==> violet: inputs <==
==> flow/design.v <==
`timescale 1ns / 1ps
module Rx (
    input  logic        clk_fpga,   
    input  logic        reset,      
    input  logic        RxD,       
    output logic [7:0]  RxData,
    output logic        data_valid      
);
    parameter int clk_freq    = 100_000_000;
    parameter int baud_rate   = 115200;
    parameter int div_sample  = 4;    
    parameter int div_counter = clk_freq / (baud_rate * div_sample);
    parameter int mid_sample  = div_sample / 2;
    parameter int div_bit     = 10;   
    typedef enum logic {IDLE=0, RECEIVING=1} state_t;
    state_t state, nextstate;
    logic [3:0]  bit_counter;         
    logic [1:0]  sample_counter;      
    logic [13:0] baudrate_counter;    
    logic [9:0]  rxshift_reg;         
    logic shift;
    logic clear_bitcounter, inc_bitcounter;
    logic clear_samplecounter, inc_samplecounter;
    assign RxData = rxshift_reg[8:1];    
    always_ff @(posedge clk_fpga or posedge reset) begin
        if (reset) begin
            state            <= IDLE;
            bit_counter      <= '0;
            sample_counter   <= '0;
            baudrate_counter <= '0;
            rxshift_reg      <= '0;
            data_valid       <= 1'b0;
        end else begin
            data_valid <= 1'b0;     
            baudrate_counter <= baudrate_counter + 1;
            if (baudrate_counter >= div_counter - 1) begin
                baudrate_counter <= 0;
                state <= nextstate;
                if (shift)
                    rxshift_reg <= {RxD, rxshift_reg[9:1]};
                if (clear_samplecounter)
                    sample_counter <= 0;
                else if (inc_samplecounter)
                    sample_counter <= sample_counter + 1;
                if (clear_bitcounter)
                    bit_counter <= 0;
                else if (inc_bitcounter)
                    bit_counter <= bit_counter + 1;
                if (state == RECEIVING &&
                    bit_counter == div_bit - 1 &&
                    sample_counter == div_sample - 1) begin
                    data_valid <= 1'b1;
                end
            end
        end
    end
    always_comb begin
        shift               = 1'b0;
        clear_samplecounter = 1'b0;
        inc_samplecounter   = 1'b0;
        clear_bitcounter    = 1'b0;
        inc_bitcounter      = 1'b0;
        nextstate           = state;
        case (state)
            IDLE: begin
                if (!RxD) begin
                    nextstate           = RECEIVING;
                    clear_bitcounter    = 1'b1;
                    clear_samplecounter = 1'b1;
                end
            end
            RECEIVING: begin
                nextstate = RECEIVING;
                if (sample_counter == mid_sample - 1)
                    shift = 1'b1;
                if (sample_counter == div_sample - 1) begin
                    inc_bitcounter     = 1'b1;
                    clear_samplecounter= 1'b1;
                    if (bit_counter == div_bit - 1)
                        nextstate = IDLE;
                end else begin
                    inc_samplecounter = 1'b1;
                end
            end
            default: nextstate = IDLE;
        endcase
    end
endmodule
module Tx #(
    parameter integer CLOCK_FREQ = 100_000_000,
    parameter integer BAUD_RATE  = 115200
) (
    input  logic        clk,
    input  logic        reset,
    input  logic        ready,       
    input  logic [7:0]  tx_data,
    output logic        TxD,
    output logic        tdre         
);
    localparam integer CYCLES_PER_BIT = (CLOCK_FREQ + BAUD_RATE - 1) / BAUD_RATE;  
    localparam integer BAUD_MAX       = (CYCLES_PER_BIT > 0) ? (CYCLES_PER_BIT - 1) : 0;
    localparam integer BAUD_CNT_WIDTH = $clog2(BAUD_MAX + 1);
    typedef enum logic [1:0] {
        S_MARK,    
        S_START,   
        S_DATA,    
        S_STOP     
    } state_t;
    state_t state, next_state;
    logic [7:0] txbuff;
    logic [2:0] bit_count;
    logic [BAUD_CNT_WIDTH-1:0] baud_count;
    logic ready_sync;
    always_ff @(posedge clk or posedge reset) begin
        if (reset)
            ready_sync <= 1'b0;
        else
            ready_sync <= ready;
    end
    always_ff @(posedge clk or posedge reset) begin
        if (reset)
            state <= S_MARK;
        else
            state <= next_state;
    end
    always_comb begin
        next_state = state;
        case (state)
            S_MARK: begin
                if (ready_sync && tdre)
                    next_state = S_START;
            end
            S_START: begin
                if (baud_count == BAUD_MAX)
                    next_state = S_DATA;
            end
            S_DATA: begin
                if ((baud_count == BAUD_MAX) && (bit_count == 3'd7))
                    next_state = S_STOP;
            end
            S_STOP: begin
                if (baud_count == BAUD_MAX)
                    next_state = S_MARK;
            end
            default: next_state = S_MARK;
        endcase
    end
    always_ff @(posedge clk or posedge reset) begin
        if (reset) begin
            TxD        <= 1'b1;
            tdre       <= 1'b1;
            baud_count <= '0;
            bit_count  <= '0;
            txbuff     <= '0;
        end else begin
            case (state)
                S_MARK: begin
                    TxD        <= 1'b1;
                    baud_count <= '0;
                    bit_count  <= '0;
                    if (ready_sync && tdre) begin
                        txbuff <= tx_data;   
                        tdre   <= 1'b0;      
                    end else begin
                        tdre   <= 1'b1;      
                    end
                end
                S_START: begin
                    TxD <= 1'b0;  
                    if (baud_count == BAUD_MAX) begin
                        baud_count <= '0;
                    end else begin
                        baud_count <= baud_count + 1;
                    end
                end
                S_DATA: begin
                    TxD <= txbuff[0];  
                    if (baud_count == BAUD_MAX) begin
                        baud_count <= '0;
                        txbuff    <= {1'b0, txbuff[7:1]};
                        bit_count <= bit_count + 1;
                    end else begin
                        baud_count <= baud_count + 1;
                    end
                end
                S_STOP: begin
                    TxD <= 1'b1;  
                    if (baud_count == BAUD_MAX) begin
                        baud_count <= '0;
                        tdre       <= 1'b1;  
                    end else begin
                        baud_count <= baud_count + 1;
                    end
                end
                default: begin
                    TxD        <= 1'b1;
                    tdre       <= 1'b1;
                    baud_count <= '0;
                    bit_count  <= '0;
                end
            endcase
        end
    end
endmodule
`timescale 1ns / 1ps
module command_parser (
    input  logic clk,
    input  logic reset,
    input  logic [7:0] rx_byte,
    input  logic       rx_valid,
    input  logic       cmd_ack,
    output logic       cmd_ready,
    output logic       seq_sel,    
    output logic [7:0] n_value
);
    typedef enum logic [2:0] {
        S_WAIT_LETTER,
        S_WAIT_COMMA,
        S_WAIT_NUM1,
        S_WAIT_LF,
        S_DONE
    } pstate_t;
    pstate_t state;
    logic [7:0] tens;
    logic       got_two_digits;
    assign cmd_ready = (state == S_DONE);
    always_ff @(posedge clk or posedge reset) begin
        if (reset) begin
            state          <= S_WAIT_LETTER;
            seq_sel        <= 1'b0;
            n_value        <= 8'd0;
            tens           <= 8'd0;
            got_two_digits <= 1'b0;
        end else begin
            if (cmd_ack && state == S_DONE) begin
                state <= S_WAIT_LETTER;
            end else if (rx_valid) begin
                unique case (state)
                    S_WAIT_LETTER: begin
                        if (rx_byte == "P") begin
                            seq_sel <= 1'b0;
                            state   <= S_WAIT_COMMA;
                        end else if (rx_byte == "M") begin
                            seq_sel <= 1'b1;
                            state   <= S_WAIT_COMMA;
                        end else begin
                            state <= S_WAIT_LETTER;  
                        end
                    end
                    S_WAIT_COMMA: begin
                        if (rx_byte == ",")
                            state <= S_WAIT_NUM1;
                        else
                            state <= S_WAIT_LETTER;  
                    end
                    S_WAIT_NUM1: begin
                        if (rx_byte >= "0" && rx_byte <= "9") begin
                            tens           <= rx_byte - "0";
                            got_two_digits <= 1'b0;
                            state          <= S_WAIT_LF;
                        end else begin
                            state <= S_WAIT_LETTER;
                        end
                    end
                    S_WAIT_LF: begin
                        if (rx_byte >= "0" && rx_byte <= "9") begin
                            n_value        <= (tens * 10) + (rx_byte - "0");
                            got_two_digits <= 1'b1;
                        end else if (rx_byte == "\n" || rx_byte == 8'h0D) begin
                            if (!got_two_digits)
                                n_value <= tens;
                            state <= S_DONE;
                        end
                    end
                    S_DONE: begin
                        state <= S_DONE;
                    end
                    default: state <= S_WAIT_LETTER;
                endcase
            end
        end
    end
endmodule
`timescale 1ns / 1ps
module padovan_unit (
    input  logic        clk,
    input  logic        reset,
    input  logic        start,
    input  logic [7:0]  n,
    output logic [31:0] result,
    output logic        done
);
    typedef enum logic [1:0] {IDLE, INIT, LOOP, FINISH} state_t;
    state_t state;
    logic [31:0] p0, p1, p2;
    logic [7:0]  i;
    always_ff @(posedge clk or posedge reset) begin
        if (reset) begin
            state  <= IDLE;
            result <= 32'd0;
            done   <= 1'b0;
        end else begin
            done <= 1'b0;
            case (state)
                IDLE: begin
                    if (start)
                        state <= INIT;
                end
                INIT: begin
                    p0 <= 32'd1;
                    p1 <= 32'd1;
                    p2 <= 32'd1;
                    i  <= 8'd3;
                    if (n == 0 || n == 1 || n == 2) begin
                        result <= 32'd1;
                        state  <= FINISH;
                    end else begin
                        state <= LOOP;
                    end
                end
                LOOP: begin
                    if (i <= n) begin
                        logic [31:0] new_p;
                        new_p = p0 + p1;
                        p0 <= p1;
                        p1 <= p2;
                        p2 <= new_p;
                        i  <= i + 1;
                        if (i == n) begin
                            result <= new_p;
                            state  <= FINISH;
                        end
                    end
                end
                FINISH: begin
                    done  <= 1'b1;
                    state <= IDLE;
                end
            endcase
        end
    end
endmodule
`timescale 1ns / 1ps
module moser_unit (
    input  logic        clk,
    input  logic        reset,
    input  logic        start,
    input  logic [7:0]  n,
    output logic [31:0] result,
    output logic        done
);
    typedef enum logic [1:0] {IDLE, RUN, FINISH} state_t;
    state_t state;
    logic [7:0]  n_work;
    logic [31:0] acc;
    logic [2:0]  pos;
    always_ff @(posedge clk or posedge reset) begin
        if (reset) begin
            state  <= IDLE;
            result <= 32'd0;
            done   <= 1'b0;
        end else begin
            done <= 1'b0;
            case (state)
                IDLE: begin
                    if (start) begin
                        if (n == 0) begin
                            result <= 32'd0;
                            state  <= FINISH;
                        end else begin
                            n_work <= n;
                            acc    <= 32'd0;
                            pos    <= 3'd0;
                            state  <= RUN;
                        end
                    end
                end
                RUN: begin
                    if (n_work != 0) begin
                        acc    <= acc | ({31'd0, n_work[0]} << {pos, 1'b0});
                        pos    <= pos + 3'd1;
                        n_work <= n_work >> 1;
                    end else begin
                        result <= acc;
                        state  <= FINISH;
                    end
                end
                FINISH: begin
                    done  <= 1'b1;
                    state <= IDLE;
                end
            endcase
        end
    end
endmodule
`timescale 1ns / 1ps
module top_cmd_uart #(
    parameter integer CLOCK_FREQ = 100_000_000,
    parameter integer BAUD_RATE  = 115200
)(
    input  logic       clk,
    input  logic       reset,
    input  logic       RxD,
    output logic       TxD,
    output logic [7:0] led
);
    logic [7:0] rx_byte;
    logic       rx_valid;
    Rx #(
        .clk_freq  (CLOCK_FREQ),
        .baud_rate (BAUD_RATE)
    ) u_rx (
        .clk_fpga   (clk),
        .reset      (reset),
        .RxD        (RxD),
        .RxData     (rx_byte),
        .data_valid (rx_valid)
    );
    logic [7:0] tx_data;
    logic       tx_start;
    logic       tx_free;
    Tx #(
        .CLOCK_FREQ (CLOCK_FREQ),
        .BAUD_RATE  (BAUD_RATE)
    ) u_tx (
        .clk    (clk),
        .reset  (reset),
        .ready  (tx_start),
        .tx_data(tx_data),
        .TxD    (TxD),
        .tdre   (tx_free)
    );
    logic       cmd_ready;
    logic       seq_sel;      
    logic [7:0] n_value;
    logic       cmd_ack;
    command_parser u_parser (
        .clk      (clk),
        .reset    (reset),
        .rx_byte  (rx_byte),
        .rx_valid (rx_valid),
        .cmd_ack  (cmd_ack),
        .cmd_ready(cmd_ready),
        .seq_sel  (seq_sel),
        .n_value  (n_value)
    );
    logic        pad_start, pad_done;
    logic [31:0] pad_res;
    padovan_unit u_pad (
        .clk    (clk),
        .reset  (reset),
        .start  (pad_start),
        .n      (n_value),
        .result (pad_res),
        .done   (pad_done)
    );
    logic        mos_start, mos_done;
    logic [31:0] mos_res;
    moser_unit u_mos (
        .clk    (clk),
        .reset  (reset),
        .start  (mos_start),
        .n      (n_value),
        .result (mos_res),
        .done   (mos_done)
    );
    typedef enum logic [2:0] {
        S_WAIT_CMD,
        S_START_CALC,
        S_WAIT_CALC,
        S_SEND_B0,
        S_SEND_B1,
        S_SEND_B2,
        S_SEND_B3
    } main_state_t;
    main_state_t state;
    logic [31:0] result_reg;
    logic        tx_wait;    
    assign cmd_ack = (state == S_START_CALC);
    assign pad_start = (state == S_START_CALC) && (cmd_ready) && (seq_sel == 1'b0);
    assign mos_start = (state == S_START_CALC) && (cmd_ready) && (seq_sel == 1'b1);
    assign led = rx_byte;
    always_ff @(posedge clk or posedge reset) begin
        if (reset) begin
            state    <= S_WAIT_CMD;
            tx_data  <= 8'd0;
            tx_start <= 1'b0;
            result_reg <= 32'd0;
            tx_wait  <= 1'b0;
        end else begin
            tx_start <= 1'b0;  
            if (tx_wait && !tx_free)
                tx_wait <= 1'b0;
            case (state)
                S_WAIT_CMD: begin
                    if (cmd_ready) begin
                        state <= S_START_CALC;
                    end
                end
                S_START_CALC: begin
                    state <= S_WAIT_CALC;
                end
                S_WAIT_CALC: begin
                    if (!seq_sel && pad_done) begin
                        result_reg <= pad_res;
                        state      <= S_SEND_B0;
                    end else if (seq_sel && mos_done) begin
                        result_reg <= mos_res;
                        state      <= S_SEND_B0;
                    end
                end
                S_SEND_B0: begin
                    if (tx_free && !tx_wait) begin
                        tx_data  <= result_reg[31:24];
                        tx_start <= 1'b1;
                        tx_wait  <= 1'b1;
                        state    <= S_SEND_B1;
                    end
                end
                S_SEND_B1: begin
                    if (tx_free && !tx_wait) begin
                        tx_data  <= result_reg[23:16];
                        tx_start <= 1'b1;
                        tx_wait  <= 1'b1;
                        state    <= S_SEND_B2;
                    end
                end
                S_SEND_B2: begin
                    if (tx_free && !tx_wait) begin
                        tx_data  <= result_reg[15:8];
                        tx_start <= 1'b1;
                        tx_wait  <= 1'b1;
                        state    <= S_SEND_B3;
                    end
                end
                S_SEND_B3: begin
                    if (tx_free && !tx_wait) begin
                        tx_data  <= result_reg[7:0];
                        tx_start <= 1'b1;
                        tx_wait  <= 1'b1;
                        state    <= S_WAIT_CMD;  
                    end
                end
                default: state <= S_WAIT_CMD;
            endcase
        end
    end
endmodule
==> flow/run.sh <==
#!/bin/bash
# the make line also repeats each setting of config.mk as NAME=value (left out here)
make -C /OpenROAD-flow-scripts/flow DESIGN_CONFIG=/design/flow/config.mk WORK_HOME=/design/flow/orfs CLKGATE_MAP_FILE= finish
==> flow/config.mk <==
export PLATFORM = sky130hd
export DESIGN_NAME = top_cmd_uart
export DESIGN_NICKNAME = top_cmd_uart
export VERILOG_FILES = /design/flow/design.v
export SDC_FILE = /design/flow/constraint.sdc
export NUM_CORES = 4
export LEC_CHECK = 0
export CAP_MARGIN = 20
export CORE_MARGIN = 2
export CORE_UTILIZATION = 50
export CTS_CLUSTER_DIAMETER = 271
export CTS_CLUSTER_SIZE = 13
export GPL_ROUTABILITY_DRIVEN = 0
export GPL_TIMING_DRIVEN = 0
export SLEW_MARGIN = 20
export TNS_END_PERCENT = 80
==> flow/constraint.sdc <==
create_clock -name core_clock -period 10.0 [get_ports {clk}]
set_input_delay 2.0000 -clock core_clock [delete_from_list [all_inputs] [get_ports {clk}]]
set_output_delay 2.0000 -clock core_clock [all_outputs]
set_load 0.01 [all_outputs]
==> inputs of onyx, as changes to violet <==
==> flow/config.mk (replaced) <==
export PLATFORM = sky130hd
export DESIGN_NAME = top_cmd_uart
export DESIGN_NICKNAME = top_cmd_uart
export VERILOG_FILES = /design/flow/design.v
export SDC_FILE = /design/flow/constraint.sdc
export NUM_CORES = 4
export LEC_CHECK = 0
export ABC_AREA = 1
export CAP_MARGIN = 20
export CORE_MARGIN = 2
export CORE_UTILIZATION = 72
export CTS_CLUSTER_SIZE = 10
export SLEW_MARGIN = 20
==> flow/constraint.sdc (replaced) <==
create_clock -name core_clock -period 2.25 [get_ports {clk}]
set_input_delay 0.4500 -clock core_clock [delete_from_list [all_inputs] [get_ports {clk}]]
set_output_delay 0.4500 -clock core_clock [all_outputs]
set_load 0.01 [all_outputs]
==> inputs of sierra, as changes to violet <==
--- a/flow/config.mk
+++ b/flow/config.mk
@@ -9,8 +9,3 @@
 export CORE_MARGIN = 2
-export CORE_UTILIZATION = 50
-export CTS_CLUSTER_DIAMETER = 271
-export CTS_CLUSTER_SIZE = 13
-export GPL_ROUTABILITY_DRIVEN = 0
-export GPL_TIMING_DRIVEN = 0
+export CORE_UTILIZATION = 18
 export SLEW_MARGIN = 20
-export TNS_END_PERCENT = 80
==> flow/constraint.sdc (replaced) <==
create_clock -name core_clock -period 14.0 [get_ports {clk}]
set_input_delay 2.8000 -clock core_clock [delete_from_list [all_inputs] [get_ports {clk}]]
set_output_delay 2.8000 -clock core_clock [all_outputs]
set_load 0.01 [all_outputs]
==> summary of the runs <==
Between onyx and sierra, the lower non-clock buffer count is in sierra (gap 33).
violet finished with timing, DRC and antenna clean. onyx completed, yet does not pass: negative setup slack. sierra produced a clean layout.
Die area: onyx < violet < sierra.
Sequential cell count is the same in onyx and sierra.
Of onyx and violet, onyx has the higher design area (gap about 8%, measured against violet).
Total power, highest first: onyx, violet, sierra.
Power figures rest on the tool's default switching activity, not on a simulated workload.
